==> flow/design.v (excerpt) <==
module PE (
    input              clk,
    input              CIM_en,
    input              STDW,  
    input              STDR,  
    input        [5:0] STD_A,  
    input        [3:0] weight_in,  
    input      [255:0] act_in,  
    output reg   [3:0] weight_out,  
    output reg  [13:0] PSUM  
);
reg  [255:0] weight;  
integer i;
always @(posedge clk) begin
    for (i = 0; i < 64; i = i+1) begin
        if (STDW && STD_A == i) begin  
            weight[4*i+3 -: 4] <= weight_in;
        end
    end
end
always@(*) begin
    weight_out = 4'b0;
    PSUM = 14'b0;
    if (STDW) begin  
    end
    else if (STDR) begin  
        weight_out = weight[4*STD_A+3 -: 4];
    end
    else begin  
        if (CIM_en) begin
            for (i = 0; i < 64; i = i+1) begin
                PSUM = PSUM + weight[4*i+3 -: 4] * act_in[4*i+3 -: 4];  
            end
        end
    end
end
endmodule
export LEC_CHECK = 0
export ABC_AREA = 1
export CAP_MARGIN = 20
export CELL_PAD_IN_SITES_DETAIL_PLACEMENT = 2
export CELL_PAD_IN_SITES_GLOBAL_PLACEMENT = 1
export CORE_ASPECT_RATIO = 1.57
export CORE_MARGIN = 2
export CORE_UTILIZATION = 16
export CTS_CLUSTER_DIAMETER = 285
export GPL_ROUTABILITY_DRIVEN = 1
export MAX_ROUTING_LAYER = met4
export MIN_ROUTING_LAYER = met2
export PLACE_DENSITY_LB_ADDON = 0.25
export SLEW_MARGIN = 0
export TNS_END_PERCENT = 45
create_clock -name core_clock -period 31.1 [get_ports {clk}]
run.sh (not shown) runs the stock make flow with config.mk's settings and CLKGATE_MAP_FILE=.
Edit:
Settings changed: ABC_AREA 1 to not set, CELL_PAD_IN_SITES_DETAIL_PLACEMENT 2 to not set, CELL_PAD_IN_SITES_GLOBAL_PLACEMENT 1 to 0, CORE_UTILIZATION 16 to 72, CTS_CLUSTER_DIAMETER 285 to not set, MIN_ROUTING_LAYER met2 to not set, PLACE_DENSITY set to 0.64, PLACE_DENSITY_LB_ADDON 0.25 to not set, SLEW_MARGIN 0 to 20, TNS_END_PERCENT 45 to not set.
Clock period 31.1 ns to 13.5 ns, I/O delays scaled along.
Outcome: With this change the flow completed, yet does not pass: setup timing; final cell count went down by 43%; via count went down by 33%; sequential share of layout area went up by 1.1 points; die size went down by 78%; worst setup slack degrades by 8.6 ns; design area went down by 7.6%; wire length went down by 42%; hold slack degrades by 3.4 ns; non-clock buffer count went up by 186; global-route usage went up by 20 points; synthesized cell count went down by 23%.

========
PE again, from the RTL that the note above started with.
// PE
module PE (
    input              clk,
    input              CIM_en,
    input              STDW,  
    input              STDR,  
    input        [5:0] STD_A,  
    input        [3:0] weight_in,  
    input      [255:0] act_in,  
    output reg   [3:0] weight_out,  
    output reg  [13:0] PSUM  
);
clock: 31.1 ns
lec_check: 0
cap_margin: 20
cell_pad_in_sites_global_placement: 1
core_aspect_ratio: 1.57
core_margin: 2
core_utilization: 58
cts_cluster_size: 11
gpl_routability_driven: 1
hold_slack_margin: -0.09
max_routing_layer: met4
place_density_lb_addon: 0.19
slew_margin: 0
tns_end_percent: 15
Next try:
- CELL_PAD_IN_SITES_GLOBAL_PLACEMENT: 1 -> 0
- CORE_UTILIZATION: 58 -> 65
- CTS_CLUSTER_SIZE: 11 -> default
- HOLD_SLACK_MARGIN: -0.09 -> default
- PLACE_DENSITY_LB_ADDON: 0.19 -> 0.21
- SETUP_SLACK_MARGIN: default -> -2.0
- TNS_END_PERCENT: 15 -> default
- clock period: 31.1 -> 16.5 ns (I/O delays scaled with it)
=>
- The new run ran to the end with violations: setup timing
- routed wire length went down slightly
- hold slack loses 2.9 ns
- clock-buffer cell count drops by 4
- worst setup slack got worse by 8.6 ns
- area after synthesis stays the same
Next try:
- CAP_MARGIN: 20 -> 0
- CORE_UTILIZATION: 65 -> 72
- CTS_CLUSTER_DIAMETER: default -> 28
- CTS_CLUSTER_SIZE: default -> 50
- PLACE_DENSITY_LB_ADDON: 0.21 -> 0.0
- TNS_END_PERCENT: default -> 60
- clock period: 16.5 -> 15.8 ns (I/O delays scaled with it)
What happened: The new run finished with setup timing left. Area after synthesis is unchanged. Cell area rises by 1.1%. Synthesized cell count is unchanged.
Next try:
- CAP_MARGIN: 0 -> 20
- CELL_PAD_IN_SITES_GLOBAL_PLACEMENT: 0 -> 1
- CORE_UTILIZATION: 72 -> 58
- CTS_CLUSTER_DIAMETER: 28 -> default
- CTS_CLUSTER_SIZE: 50 -> 11
- PLACE_DENSITY: default -> 0.76
- PLACE_DENSITY_LB_ADDON: 0.0 -> default
- SETUP_SLACK_MARGIN: -2.0 -> default
- TNS_END_PERCENT: 60 -> 15
- clock period: 15.8 -> 31.1 ns (I/O delays scaled with it)
=> The changed run ran to the end with no violations. Die area grows by 24%. Utilization shrinks by 19 points. Global-route usage shrinks by 9.0 points. First-iteration DRC count shrinks by 30%. Via count shrinks by 7.6%. Routed wire length stays flat.

========
Starting RTL as in the previous note.
clock: 10.3 ns
lec_check: 0
cap_margin: 30
core_margin: 2
core_utilization: 72
cts_cluster_size: 80
hold_slack_margin: 0.3
max_routing_layer: met4
place_density_lb_addon: 0.01
setup_slack_margin: 2.71
slew_margin: 20
tns_end_percent: 40
The first run finished but failed the layout checks on negative setup slack.
==> next run, changes <==
CELL_PAD_IN_SITES_GLOBAL_PLACEMENT = 0   (was not set)
CORE_ASPECT_RATIO = 0.72   (was not set)
CTS_CLUSTER_SIZE = not set   (was 80)
GPL_ROUTABILITY_DRIVEN = 1   (was not set)
HOLD_SLACK_MARGIN = not set   (was 0.3)
PLACE_DENSITY_LB_ADDON = not set   (was 0.01)
SETUP_SLACK_MARGIN = not set   (was 2.71)
SLEW_MARGIN = 10   (was 20)
clock period = 13.2 ns   (was 10.3 ns; I/O delays follow)
What happened: The new run reached the layout checks and failed them: negative setup slack; die size is about the same; worst setup slack gets better by 1.9 ns; wire length went down by 10%; first-iteration DRC count barely changes; via count went down by 7.8%.
==> next run, changes <==
CTS_CLUSTER_SIZE = 81   (was not set)
PLACE_DENSITY_LB_ADDON = 0.01   (was not set)
SETUP_SLACK_MARGIN = 3.05   (was not set)
SLEW_MARGIN = 40   (was 10)
clock period = 10.3 ns   (was 13.2 ns; I/O delays follow)
- The new run finished but fails on negative setup slack
- worst hold slack degrades by 0.50 ns
- wire length is higher by a few percent
- clock-buffer cell count is lower by 2
- via count is higher by a few percent
- final cell count is higher by a few percent
- worst setup slack degrades by 1.8 ns
==> next run, changes <==
CELL_PAD_IN_SITES_GLOBAL_PLACEMENT = not set   (was 0)
CORE_ASPECT_RATIO = not set   (was 0.72)
CTS_CLUSTER_SIZE = not set   (was 81)
GPL_ROUTABILITY_DRIVEN = not set   (was 1)
SETUP_SLACK_MARGIN = not set   (was 3.05)
SLEW_MARGIN = 20   (was 40)
clock period = 10.7 ns   (was 10.3 ns; I/O delays follow)
The changed run completed, yet does not pass: negative setup slack.
Via count goes up by 1.9%.
Die area is about the same.
==> next run, changes <==
CAP_MARGIN = 20   (was 30)
CORE_UTILIZATION = 25   (was 72)
MAX_ROUTING_LAYER = not set   (was met4)
PLACE_DENSITY_LB_ADDON = not set   (was 0.01)
TNS_END_PERCENT = not set   (was 40)
clock period = 27.0 ns   (was 10.7 ns; I/O delays follow)
Result:
- This time the run passed the timing, DRC and antenna checks
- cell count increases by 19%
- non-clock buffer count came out lower by 489
- worst setup slack improves by 8.2 ns
- sequential share of layout area increases by 0.49 points
- synthesized cell count is unchanged
- design area fell by 3.5%
- routed wire length rose by about 1.8%
- synthesized area does not change
==> next run, changes <==
ABC_AREA = 1   (was not set)
CORE_UTILIZATION = 72   (was 25)
CTS_CLUSTER_SIZE = 10   (was not set)
PLACE_DENSITY = 0.74   (was not set)
TNS_END_PERCENT = 5   (was not set)
clock period = 7.17 ns   (was 27.0 ns; I/O delays follow)
What happened: This time the run produced a layout that fails on negative setup slack; synthesized area rises by 3.3%; setup slack gets worse by 10 ns; non-clock buffer count rises by 554; die area falls by 64%; global-route usage rises by 30 points; count of clock-buffer cells in the layout rises by 2; synthesized cell count rises by 30%.

========
lane 1:
The RTL this note starts from:
==> flow/design.v <==
module PE (
    input              clk,
    input              CIM_en,
    input              STDW,  
    input              STDR,  
    input        [5:0] STD_A,  
    input        [3:0] weight_in,  
    input      [255:0] act_in,  
    output reg   [3:0] weight_out,  
    output reg  [13:0] PSUM  
);
reg  [255:0] weight;  
integer i;
always @(posedge clk) begin
    for (i = 0; i < 64; i = i+1) begin
        if (STDW && STD_A == i) begin  
            weight[4*i+3 -: 4] <= weight_in;
        end
    end
end
always@(*) begin
    weight_out = 4'b0;
    PSUM = 14'b0;
    if (STDW) begin  
    end
    else if (STDR) begin  
        weight_out = weight[4*STD_A+3 -: 4];
    end
    else begin  
        if (CIM_en) begin
            for (i = 0; i < 64; i = i+1) begin
                PSUM = PSUM + weight[4*i+3 -: 4] * act_in[4*i+3 -: 4];  
            end
        end
    end
end
endmodule
Settings: LEC_CHECK=0, CAP_MARGIN=40, CELL_PAD_IN_SITES_DETAIL_PLACEMENT=2, CORE_MARGIN=3, CORE_UTILIZATION=40, CTS_CLUSTER_SIZE=30, GPL_ROUTABILITY_DRIVEN=0, HOLD_SLACK_MARGIN=0.12, MAX_ROUTING_LAYER=met4, PLACE_DENSITY_LB_ADDON=0.21, SETUP_SLACK_MARGIN=0.66, SLEW_MARGIN=40; clock period 20.0 ns.
Lane 1 finished all stages; the layout is clean.
Input changes introduced in lane 2 (baseline for comparison: lane 1):
==> flow/config.mk <==
export PLATFORM = sky130hd
export DESIGN_NAME = PE
export DESIGN_NICKNAME = PE
export VERILOG_FILES = /design/flow/design.v
export SDC_FILE = /design/flow/constraint.sdc
export NUM_CORES = 4
export LEC_CHECK = 0
export CAP_MARGIN = 20
export CORE_MARGIN = 2
export CORE_UTILIZATION = 40
export CTS_CLUSTER_DIAMETER = 100
export CTS_CLUSTER_SIZE = 15
export PLACE_DENSITY_LB_ADDON = 0.09
export SLEW_MARGIN = 20
export TNS_END_PERCENT = 15
### Flow results
Lane 2 and lane 1 ended up with roughly the same combinational gate area. The fill cell total of the finished layout in lane 2 was lower than what lane 1 gave. Tightest hold margin (lane 2 over lane 1): increase, 0.018 ns. Taking lane 1 as the reference, in lane 2 xor-xnor portion of the synthesized cell area comparable, worst setup slack increased by 0.50 ns relative to the old numbers. Comparing lane 1 and lane 2, the lower post-route standard cell area excluding fillers was measured on lane 2. Going from lane 1 to lane 2, via total after detailed routing shrinks by about 9%. Lane 2 vs. lane 1: final routed wirelength across all metal layers decreased 23%; first-iteration DRC count decreased 695; relative slew slack decreased 12 points.
[inputs] lane 3 vs lane 2
==> flow/config.mk <==
export PLATFORM = sky130hd
export DESIGN_NAME = PE
export DESIGN_NICKNAME = PE
export VERILOG_FILES = /design/flow/design.v
export SDC_FILE = /design/flow/constraint.sdc
export NUM_CORES = 4
export LEC_CHECK = 0
export CAP_MARGIN = 40
export CORE_MARGIN = 2
export CORE_UTILIZATION = 40
export CTS_CLUSTER_SIZE = 81
export PLACE_DENSITY_LB_ADDON = 0.21
export SLEW_MARGIN = 35
==> comparison <==
- What lane 3 reported for initial antenna violation count has to be multiplied by 0.77 to get the figure for lane 2.
- Diff lane 2..lane 3 | highest achievable clock rate | negligible
- Diff lane 3..lane 2 | sequential portion of the cell area | negligible
- Compared with lane 2, lane 3 has less setup slack.
- Going from lane 2 to lane 3, post-cts hold-fix buffer tally level; worst path buffer plus inverter count moved down.

========
// PE: RTL as listed in full above, without the edits since
==> flow/config.mk <==
export PLATFORM = sky130hd
export DESIGN_NAME = PE
export DESIGN_NICKNAME = PE
export VERILOG_FILES = /design/flow/design.v
export SDC_FILE = /design/flow/constraint.sdc
export NUM_CORES = 4
export LEC_CHECK = 0
export CAP_MARGIN = 20
export CORE_MARGIN = 2
export CORE_UTILIZATION = 23
export SLEW_MARGIN = 20
==> flow/constraint.sdc <==
create_clock -name core_clock -period 22.6 [get_ports {clk}]
set_input_delay 4.5200 -clock core_clock [delete_from_list [all_inputs] [get_ports {clk}]]
set_output_delay 4.5200 -clock core_clock [all_outputs]
set_load 0.01 [all_outputs]
Edit:
Settings changed: CORE_UTILIZATION 23 to 40, PLACE_DENSITY_LB_ADDON from default to 0.21, SLEW_MARGIN 20 to 15.
Clock period 22.6 ns to 20.0 ns, I/O delays scaled along.
What happened: First-iteration DRC count came out lower by 6.2%; global-route usage climbs by 9.1 points; final cell count drops by 16%; count of clock-buffer cells in the layout went down by 2; core utilization rose by 18 points; sequential cell count is unchanged; wire length went down by 11%; worst hold slack degrades by 700 ps; area after synthesis is unchanged.
Edit:
Settings changed: CELL_PAD_IN_SITES_DETAIL_PLACEMENT from default to 2, CORE_MARGIN 2 to 3, CTS_CLUSTER_SIZE from default to 30, GPL_ROUTABILITY_DRIVEN from default to 1, HOLD_SLACK_MARGIN from default to 0.12, MAX_ROUTING_LAYER from default to met4, SETUP_SLACK_MARGIN from default to 0.66, SLEW_MARGIN 15 to 40.
After rerunning: The changed run finished clean. Via count rises by 8.4%. Sequential cell count is unchanged. Design area rises by 0.33%. Setup slack got worse by 400 ps. Maximum frequency falls by 2.1%.
Edit:
Settings changed: ABC_AREA from default to 1, CORE_ASPECT_RATIO from default to 1.41.
What happened: Setup slack is worse by 310 ps; synthesized cell count climbs by about 30%; cell count climbs by about 22%; first-iteration DRC count climbs by about 20%; die area climbs by about 3.3%; cell area climbs by about 3%.
Edit:
Settings changed: ABC_AREA 1 to default.
Routed wire length falls by 22%. Fmax climbs by 2.8%. Worst setup slack gets better by 520 ps. Final area is lower by 3.4%. Count of clock-buffer cells in the layout falls by 4. Final cell count is lower by 18%. Synthesized cell count decreases by 23%.
Edit:
Settings changed: CAP_MARGIN 20 to 40, CORE_ASPECT_RATIO 1.41 to default, CTS_CLUSTER_SIZE 30 to 81, GPL_ROUTABILITY_DRIVEN 1 to default, HOLD_SLACK_MARGIN 0.12 to default, MAX_ROUTING_LAYER met4 to default, SLEW_MARGIN 40 to 35.
What happened: The changed run completed without violations; wire length grows by 2.8%; global-route usage shrinks by 0.19 points; first-iteration DRC count grows by 24%.

========
RTL: the design.v shown in full above, as it stands there.
Settings: LEC_CHECK=0, CAP_MARGIN=0, CELL_PAD_IN_SITES_GLOBAL_PLACEMENT=0, CORE_ASPECT_RATIO=0.64, CORE_MARGIN=2, CORE_UTILIZATION=72, GPL_ROUTABILITY_DRIVEN=1, HOLD_SLACK_MARGIN=-0.08, MAX_ROUTING_LAYER=met4, PLACE_DENSITY=0.64, SETUP_SLACK_MARGIN=3.08, SLEW_MARGIN=20, TNS_END_PERCENT=40; clock period 10.3 ns.
The starting point completed, yet does not pass: setup timing.
Change:
- ABC_AREA: not set -> 1
- CAP_MARGIN: 0 -> 20
- CELL_PAD_IN_SITES_GLOBAL_PLACEMENT: 0 -> not set
- CORE_ASPECT_RATIO: 0.64 -> not set
- CTS_CLUSTER_SIZE: not set -> 96
- GPL_ROUTABILITY_DRIVEN: 1 -> not set
- HOLD_SLACK_MARGIN: -0.08 -> not set
- MAX_ROUTING_LAYER: met4 -> not set
- PLACE_DENSITY: 0.64 -> not set
- SETUP_SLACK_MARGIN: 3.08 -> not set
- TNS_END_PERCENT: 40 -> not set
- clock period: 10.3 -> 7.17 ns (I/O delays scaled with it)
Effect: The changed run finished but fails on setup timing. Hold slack got worse by 0.56 ns. Routed wire length climbs by a few percent. Design area grows by a few percent. Via count climbs by about a fifth.
Change:
- ABC_AREA: 1 -> not set
- CORE_UTILIZATION: 72 -> 40
- CTS_CLUSTER_SIZE: 96 -> not set
- clock period: 7.17 -> 20.0 ns (I/O delays scaled with it)
Now the flow completed with no timing, DRC or antenna violations.
Setup slack gains 6.1 ns.
Hold slack gains 2.7 ns.
Design area is lower by 9.6%.
Non-clock buffer count is lower by 565.
Synthesized area is lower by 3.2%.
Global-route usage is lower by 22 points.
